P:
Design fpmultiplier, start of the top module:
module fpmultiplier (output logic [31:0] product, output logic ready,
		input logic [31:0] a, input logic clock, nreset);
Size: about 3300 cells after synthesis, ~140 flip-flops, ~67 I/O pins, roughly 26000 sq um of cells after synthesis.
==> flow/config.mk <==
export PLATFORM = sky130hd
export DESIGN_NAME = fpmultiplier
export DESIGN_NICKNAME = fpmultiplier
export VERILOG_FILES = /design/flow/design.v
export SDC_FILE = /design/flow/constraint.sdc
export NUM_CORES = 4
export LEC_CHECK = 0
export ABC_AREA = 1
export CAP_MARGIN = 20
export CORE_ASPECT_RATIO = 1.23
export CORE_MARGIN = 2
export CORE_UTILIZATION = 72
export CTS_CLUSTER_SIZE = 11
export PLACE_DENSITY = 0.6
export SETUP_SLACK_MARGIN = 0.25
export SLEW_MARGIN = 20
==> flow/constraint.sdc <==
create_clock -name core_clock -period 3.59 [get_ports {clock}]
set_input_delay 0.7180 -clock core_clock [delete_from_list [all_inputs] [get_ports {clock}]]
set_output_delay 0.7180 -clock core_clock [all_outputs]
set_load 0.01 [all_outputs]
run.sh (not shown) runs the stock make flow with config.mk's settings and CLKGATE_MAP_FILE=.
In the summary table, P is marked failed, with error GRT-0232 raised in 5_1_grt.
The inputs of Q differ from those of P as listed below.
- CORE_ASPECT_RATIO removed (was 1.23)
- CTS_CLUSTER_SIZE removed (was 11)
- PLACE_DENSITY changed from 0.6 to 0.64
- ABC_AREA removed (was 1)
- SETUP_SLACK_MARGIN removed (was 0.25)
- the clock period (ns, I/O delays scaled along) changed from 3.59 to 7.22
--- outcome ---
Q: done, clean on timing, DRC and antenna. Higher area fraction in xor and xnor cells was reported by Q, not P. Q vs P on multiplexer share of the synthesized area: Q is the higher one. Post-synthesis net count of Q falls short of that of P by more than 10%.
> inputs changed (Q -> R)
- swapping 72 for 64 in CORE_UTILIZATION
- swapping 0.64 for 0.6 in PLACE_DENSITY
- swapping 7.22 for 5.93 in the clock period (ns, I/O delays scaled along)
[summary]
| R | all stages done | FAIL | negative setup slack |. Delta (R minus Q): logic depth of the worst setup path including buffers now sits higher, maximum achievable frequency picked up an extra 2.0%, total net switching power shows an increase of 19%, clock power saw an increase. Comparing R and Q, the higher switching portion of total power was measured on Q. Taking Q as the reference point, the final cell count of R rises by 296. The total number of H-tree levels was comparable across R and Q. As far as final count of hold timing violations goes, Q and R are indistinguishable; the numbers are identical. Diff Q -> R: worst setup slack saw a decrease; well tap count rose 63; clock period minus worst slack moved down.
Input changes introduced in S (baseline for comparison: R):
- swapping 64 for 72 in CORE_UTILIZATION
- putting ABC_AREA at 1 where nothing was set
- putting SETUP_SLACK_MARGIN at -0.2 where nothing was set
- swapping 5.93 for 7.06 in the clock period (ns, I/O delays scaled along)
Results
Both conditions hold for S: the flow ran to the end and the final layout passed the timing, design-rule and antenna checks.
Diff R -> S: final layout net count climbed 13%, part of the Yosys area used for sequential elements dropped 0.74 points.
Share of total power in the clock network (higher): S
Against R, the final cell area of S is lower.
Lower final tally of setup violations among R and S: S
Diff R -> S: via count went up by about 11%; final standard cell utilization of the core went down by 0.84 points; instance area at placement went down by 470 sq um.
For T, these inputs were changed with respect to S:
- CORE_UTILIZATION now 66, was 72
- SETUP_SLACK_MARGIN no longer set, was -0.2
- ABC_AREA no longer set, was 1
- the clock period (ns, I/O delays scaled along) now 13.4, was 7.06
Per the final summary, T finished and its layout is clean on timing, DRC and antenna.
Compared with S, in T worst setup slack shows an increase of 4.79 ns, switching portion of total power shows a reduction of 1.1 points.
Between T and S, it is T whose summed standard-cell area reported by yosys is lower, by 4.8%.
Of the two candidates, S has the worse net switching power figure and T the better one.
For S, the first element of the critical path was multi_a[13], unlike T, where it was multi_b[8].
Summary of T over S: cell area after layout dropped 1900 sq um; global routing usage on met1 moved down.
Of T and S, it is T that has the lower wire length of the first global-routing pass.
Combinational power was higher in S than in T.

* * *

build 1:
The RTL this note starts from:
==> flow/design.v <==
module fpmultiplier (output logic [31:0] product, output logic ready,
		input logic [31:0] a, input logic clock, nreset);
enum {activation, start, loada, loadb, check, special, regularcalculation,carries, final_output}state;
logic [31:0] multi_a, multi_b;
logic [47:0] manti_48bit;
logic [22:0] manti_23bit; 
logic [9:0] expon; 
logic sign;
logic infinite_a,NaN_a,zero_a,infinite_b,NaN_b,zero_b; 
assign  infinite_a = (multi_a[30:23]==8'b11111111)&&(multi_a[22:0]==0);
assign  NaN_a = (multi_a[30:23]==8'b11111111)&&(multi_a[22:0]!=0);
assign  zero_a = (multi_a[30:23]==0);
assign  infinite_b = (multi_b[30:23]==8'b11111111)&&(multi_b[22:0]==0);
assign  NaN_b = (multi_b[30:23]==8'b11111111)&&(multi_b[22:0]!=0);
assign  zero_b = (multi_b[30:23]==0); 
always_ff @(posedge clock, negedge nreset)
if (~nreset)
  begin 
  product <=0;
  multi_a <= 0;
  multi_b <= 0;
  state <= start;
  ready <= 0;
  end
else
begin 
  case (state)
    activation:
           begin
           ready <=1;
           end
    start: 
           begin
           ready <= 0;
           state <= loada;
           end
    loada: 
           begin 
           multi_a <= a;
           state <= loadb;
           end
    loadb: 
           begin
           multi_b <= a;
           state <= check;        
           end
    check:
           begin
           sign <= multi_a[31]^multi_b[31];
           if(NaN_a||infinite_a||zero_a||NaN_b||infinite_b||zero_b)
           state <= special;
           else
           state <= regularcalculation;
           end
    special:
           begin
            state <= final_output;
            if (NaN_a||NaN_b) 
              begin
              expon <= 10'b0011111111;
              manti_23bit <= 1;
              end
            else if (infinite_a||infinite_b) 
              begin
              if (zero_a|zero_b)  
                begin
                expon <= 10'b0011111111;
                manti_23bit <= 1;  
                end
              else 
                begin
                expon <= 10'b0011111111;
                manti_23bit <= 0;
                end
              end
            else 
              begin 
              expon <= 10'b0000000000;
              manti_23bit <= 0;
              end
           end
    regularcalculation:
           begin
           state <= carries;
           sign <= multi_a[31]^multi_b[31];
           manti_48bit <= {1'b1, {multi_a[22:0]}}*{1'b1, {multi_b[22:0]}};
           expon <= {2'b00,multi_a[30:23]}+{2'b00,multi_b[30:23]}-10'd127; 
           end 
    carries:
           begin 
           state <= final_output;
           if (manti_48bit[47]==1)  
             begin
             expon <= expon + 1'b1; 
             manti_48bit <= manti_48bit>>1|{{25{1'b0}},1'b1,{22{1'b0}}}; 
             end
           else
             begin  
             manti_48bit <= manti_48bit|{{25{1'b0}},1'b1,{22{1'b0}}}; 
             end
           end
    final_output:
           begin 
           ready <= 1;
           state <= start;        
           if (NaN_a||infinite_a||zero_a||NaN_b||infinite_b||zero_b)
             product <= {sign,expon[7:0],manti_23bit};
           else if ($signed(expon) >= 255)
             product <= {sign,8'b11111111,23'd0};
           else if ($signed(expon) <= 0)
             product <= {sign,31'd0};
           else 
             product <= {sign,expon[7:0],manti_48bit[45:23]};
           end 
  endcase
end
endmodule
export LEC_CHECK = 0
export ABC_AREA = 1
export CAP_MARGIN = 20
export CELL_PAD_IN_SITES_GLOBAL_PLACEMENT = 0
export CORE_ASPECT_RATIO = 0.5
export CORE_MARGIN = 4
export CORE_UTILIZATION = 67
export CTS_CLUSTER_DIAMETER = 223
export CTS_CLUSTER_SIZE = 99
export MAX_ROUTING_LAYER = met4
export PLACE_DENSITY = 0.61
export SETUP_SLACK_MARGIN = 1.5
export SLEW_MARGIN = 20
create_clock -name core_clock -period 8.18 [get_ports {clock}]
Input changes introduced in build 29 (baseline for comparison: build 1):
- SETUP_SLACK_MARGIN: 1.5 -> unset
- CORE_UTILIZATION: 67 -> 40
- PLACE_DENSITY_LB_ADDON: unset -> 0.29
- PLACE_DENSITY: 0.61 -> unset
- CTS_CLUSTER_DIAMETER: 223 -> unset
- CORE_ASPECT_RATIO: 0.5 -> 1.3
- CTS_CLUSTER_SIZE: 99 -> 24
- HOLD_SLACK_MARGIN: unset -> 0.04
- ABC_AREA: 1 -> unset
[summary]
Combinational gate power grows slightly when moving from build 1 to build 29.
Going from build 1 to build 29, the wire length of the first global-routing pass was found to have gone down by 5.3%.
Re number of instances on the worst hold path: no difference whatsoever between build 1 and build 29.
Est. power | build 29 vs build 1 | build 29 lower
Higher final worst setup slack was reported by build 1, not build 29.
Via-per-instance ratio went down by a few percent going from build 1 to build 29.
[compare] base=build 1 new=build 29: maximum net fanout on the critical path now sits higher, number of non-filler instances in the completed layout went down by 474.
For number of cells on the critical path, dividing the value from build 29 by the value from build 1 gives 0.917.
#### Input delta (build 3 over build 29)
- a change of PLACE_DENSITY_LB_ADDON from 0.29 to 0.16
- a change of CORE_MARGIN from 4 to 2
- a deleted HOLD_SLACK_MARGIN that had been 0.04
- a change of CORE_UTILIZATION from 40 to 71
- a change of the clock period (ns, I/O delays scaled along) from 8.18 to 6.56
==> results <==
Final checks on build 3, whose flow otherwise completed, came back failing, citing setup timing. The core of build 3 is more densely filled than that of build 29. Going from build 29 to build 3, number of tap cells added at floorplan went down 353, worst-case headroom to the max-slew limit went down 1.7 points, net load switching power went up 0.13 mW. Build 3 vs build 29: pin count of the biggest net entering global routing down in build 3. When the final numbers for build 3 and build 29 were put side by side, the wire length turned out to be smaller in build 29. Build 3 vs build 29 on arrival time of the worst setup path: build 3 is the lower one. Build 3 vs build 29: global-route wire length before repair up in build 3.
Edits applied to the flow inputs when going from build 3 to build 66:
- CORE_MARGIN: 2 -> 4
- CORE_UTILIZATION: 71 -> 35
- the clock period (ns, I/O delays scaled along): 6.56 -> 8.18
- Signal arrival time at the worst endpoint, build 3 and build 66, higher one = build 66.
- Re global-route usage: build 3 and build 66 aren't equal, and the lower value belongs to build 66.
- From build 66 to build 3, inverter count of the layout excluding clock inverters did not move at all.
- In build 66, the sum of routed wire length over all layers came out about 9% below the value in build 3.
- Compared with build 3, build 66 shows a higher peak per-stage delay on the critical path.
- The final layout from build 66, which completed every stage, passed the timing, design-rule and antenna checks at the end of the flow.
- Met1 wire length (lower): build 3
Modified inputs, build 18 compared to build 66
- clearing PLACE_DENSITY_LB_ADDON, which used to be 0.16
- putting ABC_AREA at 1 where nothing was set
- swapping 35 for 72 in CORE_UTILIZATION
- swapping 4 for 2 in CORE_MARGIN
- putting PLACE_DENSITY at 0.37 where nothing was set
- swapping 1.3 for 0.99 in CORE_ASPECT_RATIO
- swapping 8.18 for 6.24 in the clock period (ns, I/O delays scaled along)
The flow completed for build 18, but it is not clean: the layout still shows setup timing.
The worst-path cell with the longest stage delay comes out sky130_fd_sc_hd__dfrtp_1 in one run and sky130_fd_sc_hd__fa_1 in the other, namely in build 66 and build 18 respectively.
Summary of build 18 over build 66: core box area shows a reduction of 0.034 mm2; area of the chip shows a reduction of 0.037 mm2; Yosys chip area shows an increase of 0.0012 mm2; utilization shows an increase of 50 points.
For build 6, these inputs were changed with respect to build 18:
- PLACE_DENSITY: 0.37 -> 0.6
- CORE_ASPECT_RATIO: 0.99 -> unset
- CELL_PAD_IN_SITES_GLOBAL_PLACEMENT: 0 -> unset
- MAX_ROUTING_LAYER: met4 -> unset
- CTS_CLUSTER_SIZE: 24 -> unset
- the clock period (ns, I/O delays scaled along): 6.24 -> 7.86
==> results <==
Build 18 → build 6: total die size flat, critical path depth now sits lower, number of clock-tree buffers in the layout went up 3.
Re initial antenna violation count: build 18 was higher than build 6.
Build 6 reached the end of the flow, and the finished layout is clean on the timing, design-rule and antenna checks.
Looking at destination of the critical timing path, the manti_48bit[34]$_DFFE_PP_ result is from build 18; the manti_48bit[41]$_DFFE_PP_ one comes from build 6.

* * *

RTL: the design.v shown in full above, as it stands there.
==> flow/config.mk <==
export PLATFORM = sky130hd
export DESIGN_NAME = fpmultiplier
export DESIGN_NICKNAME = fpmultiplier
export VERILOG_FILES = /design/flow/design.v
export SDC_FILE = /design/flow/constraint.sdc
export NUM_CORES = 4
export LEC_CHECK = 0
export ABC_AREA = 1
export CAP_MARGIN = 20
export CELL_PAD_IN_SITES_GLOBAL_PLACEMENT = 0
export CORE_ASPECT_RATIO = 0.99
export CORE_MARGIN = 2
export CORE_UTILIZATION = 71
export CTS_CLUSTER_SIZE = 24
export MAX_ROUTING_LAYER = met4
export PLACE_DENSITY_LB_ADDON = 0.16
export SLEW_MARGIN = 20
==> flow/constraint.sdc <==
create_clock -name core_clock -period 6.24 [get_ports {clock}]
set_input_delay 1.2480 -clock core_clock [delete_from_list [all_inputs] [get_ports {clock}]]
set_output_delay 1.2480 -clock core_clock [all_outputs]
set_load 0.01 [all_outputs]
The first run reached the layout checks and failed them: setup timing.
Edit:
==> flow/config.mk (replaced) <==
export PLATFORM = sky130hd
export DESIGN_NAME = fpmultiplier
export DESIGN_NICKNAME = fpmultiplier
export VERILOG_FILES = /design/flow/design.v
export SDC_FILE = /design/flow/constraint.sdc
export NUM_CORES = 4
export LEC_CHECK = 0
export ABC_AREA = 1
export CAP_MARGIN = 20
export CORE_MARGIN = 2
export CORE_UTILIZATION = 72
export PLACE_DENSITY_LB_ADDON = 0.18
export SLEW_MARGIN = 20
==> flow/constraint.sdc (replaced) <==
create_clock -name core_clock -period 5.96 [get_ports {clock}]
set_input_delay 1.1920 -clock core_clock [delete_from_list [all_inputs] [get_ports {clock}]]
set_output_delay 1.1920 -clock core_clock [all_outputs]
set_load 0.01 [all_outputs]
This time the run failed in global routing (5_1_grt).
Die size goes down by 1.4%.
Area after synthesis is unchanged.
Synthesized cell count does not change.
Edit:
--- a/flow/config.mk
+++ b/flow/config.mk
@@ -10,4 +10,6 @@
 export CORE_MARGIN = 2
 export CORE_UTILIZATION = 72
-export PLACE_DENSITY_LB_ADDON = 0.18
+export PLACE_DENSITY = 0.6
+export SETUP_SLACK_MARGIN = 0.72
 export SLEW_MARGIN = 20
+export TNS_END_PERCENT = 10
==> flow/constraint.sdc (replaced) <==
create_clock -name core_clock -period 3.59 [get_ports {clock}]
set_input_delay 0.7180 -clock core_clock [delete_from_list [all_inputs] [get_ports {clock}]]
set_output_delay 0.7180 -clock core_clock [all_outputs]
set_load 0.01 [all_outputs]
The new run finished but fails on setup timing.
Area after synthesis does not change.
Die size does not change.
Synthesized cell count is unchanged.
Edit:
--- a/flow/config.mk
+++ b/flow/config.mk
@@ -6,10 +6,7 @@
 export NUM_CORES = 4
 export LEC_CHECK = 0
-export ABC_AREA = 1
 export CAP_MARGIN = 20
 export CORE_MARGIN = 2
-export CORE_UTILIZATION = 72
+export CORE_UTILIZATION = 40
 export PLACE_DENSITY = 0.6
-export SETUP_SLACK_MARGIN = 0.72
 export SLEW_MARGIN = 20
-export TNS_END_PERCENT = 10
==> flow/constraint.sdc (replaced) <==
create_clock -name core_clock -period 8.27 [get_ports {clock}]
set_input_delay 1.6540 -clock core_clock [delete_from_list [all_inputs] [get_ports {clock}]]
set_output_delay 1.6540 -clock core_clock [all_outputs]
set_load 0.01 [all_outputs]
What happened:
- This time the run finished with timing, DRC and antenna clean
- fmax shrinks by about 7%
- synthesized cell count shrinks by about 20%
- routed wire length shrinks by about 21%
- power shrinks by about 60%
- count of clock-buffer cells in the layout is unchanged
- cell count shrinks by about 16%
- worst setup slack is better by 4.1 ns
- final area shrinks by about 12%

* * *

RTL: the design.v shown in full above, as it stands there.
Settings: LEC_CHECK=0, CAP_MARGIN=20, CORE_MARGIN=2, CORE_UTILIZATION=36, PLACE_DENSITY=0.6, SLEW_MARGIN=20; clock period 13.4 ns.
The first run went through all stages and came out clean.
==> next run, changes <==
CORE_UTILIZATION = 58   (was 36)
TNS_END_PERCENT = 5   (was default)
clock period = 5.93 ns   (was 13.4 ns; I/O delays follow)
After rerunning: This time the run produced a layout that fails on negative setup slack; via count grows by a few percent; sequential power grows by well over a third; cell count shrinks by a few percent; worst hold slack gets better by 0.0045 ns; critical path depth shrinks by 2; synthesized area is unchanged; maximum frequency grows by about a fifth; clock-buffer cell count stays the same; wire length barely changes; cell area grows by a little under a tenth; worst setup slack gets worse by 6.0 ns.
==> next run, changes <==
CORE_UTILIZATION = 64   (was 58)
HOLD_SLACK_MARGIN = -0.09   (was default)
clock period = 6.26 ns   (was 5.93 ns; I/O delays follow)
The changed run finished but failed the layout checks on negative setup slack.
Core utilization rises by 7.3 points.
Routed wire length is higher by about 1.3%.
Critical path depth increases by 2.
Total power is lower by 1.0%.
Sequential power decreases by about 5%.
Synthesized area is unchanged.
==> next run, changes <==
ABC_AREA = 1   (was default)
CORE_UTILIZATION = 40   (was 64)
GPL_TIMING_DRIVEN = 0   (was default)
HOLD_SLACK_MARGIN = default   (was -0.09)
TNS_END_PERCENT = default   (was 5)
clock period = 9.37 ns   (was 6.26 ns; I/O delays follow)
Effect: With this change the flow passed the timing, design-rule and antenna checks. Power came out lower by about 32%. Worst hold slack improved by 0.017 ns. Worst setup slack improved by 2.0 ns. Wire length came out higher by 21%. Sequential share of layout area came out higher by 0.17 points. Utilization came out lower by 33 points. Final area came out lower by 2.4%. Sequential power came out lower by about 33%. Die size came out higher by about 70%. Clock skew came out higher by 0.0052 ns.
==> next run, changes <==
CORE_ASPECT_RATIO = 1.02   (was default)
CORE_MARGIN = 9   (was 2)
CTS_CLUSTER_SIZE = 72   (was default)
HOLD_SLACK_MARGIN = 0.03   (was default)
MAX_ROUTING_LAYER = met4   (was default)
PLACE_DENSITY = 0.47   (was 0.6)
SETUP_SLACK_MARGIN = 1.93   (was default)
SLEW_MARGIN = 0   (was 20)
What happened:
- count of clock-buffer cells in the layout is lower by 2
- worst setup slack gets better by 0.70 ns
- clock skew rises by 0.0046 ns
- cell area went up by 1.2%
- worst hold slack gets worse by 0.012 ns
- first-iteration DRC count drops by 29%
- routed wire length is higher by 12%
- via count stays flat
==> next run, changes <==
ABC_AREA = default   (was 1)
CORE_ASPECT_RATIO = default   (was 1.02)
CORE_MARGIN = 8   (was 9)
CTS_CLUSTER_SIZE = default   (was 72)
GPL_TIMING_DRIVEN = default   (was 0)
HOLD_SLACK_MARGIN = default   (was 0.03)
PLACE_DENSITY = default   (was 0.47)
SETUP_SLACK_MARGIN = default   (was 1.93)
SLEW_MARGIN = 15   (was 0)
clock period = 9.0 ns   (was 9.37 ns; I/O delays follow)
Outcome:
- The new run passed the timing, design-rule and antenna checks
- clock skew is lower by 0.0079 ns
- power is higher by a few percent
- sequential power is higher by a few percent
- wire length is lower by a quarter to a third
Power and IR drop assume default switching activity.
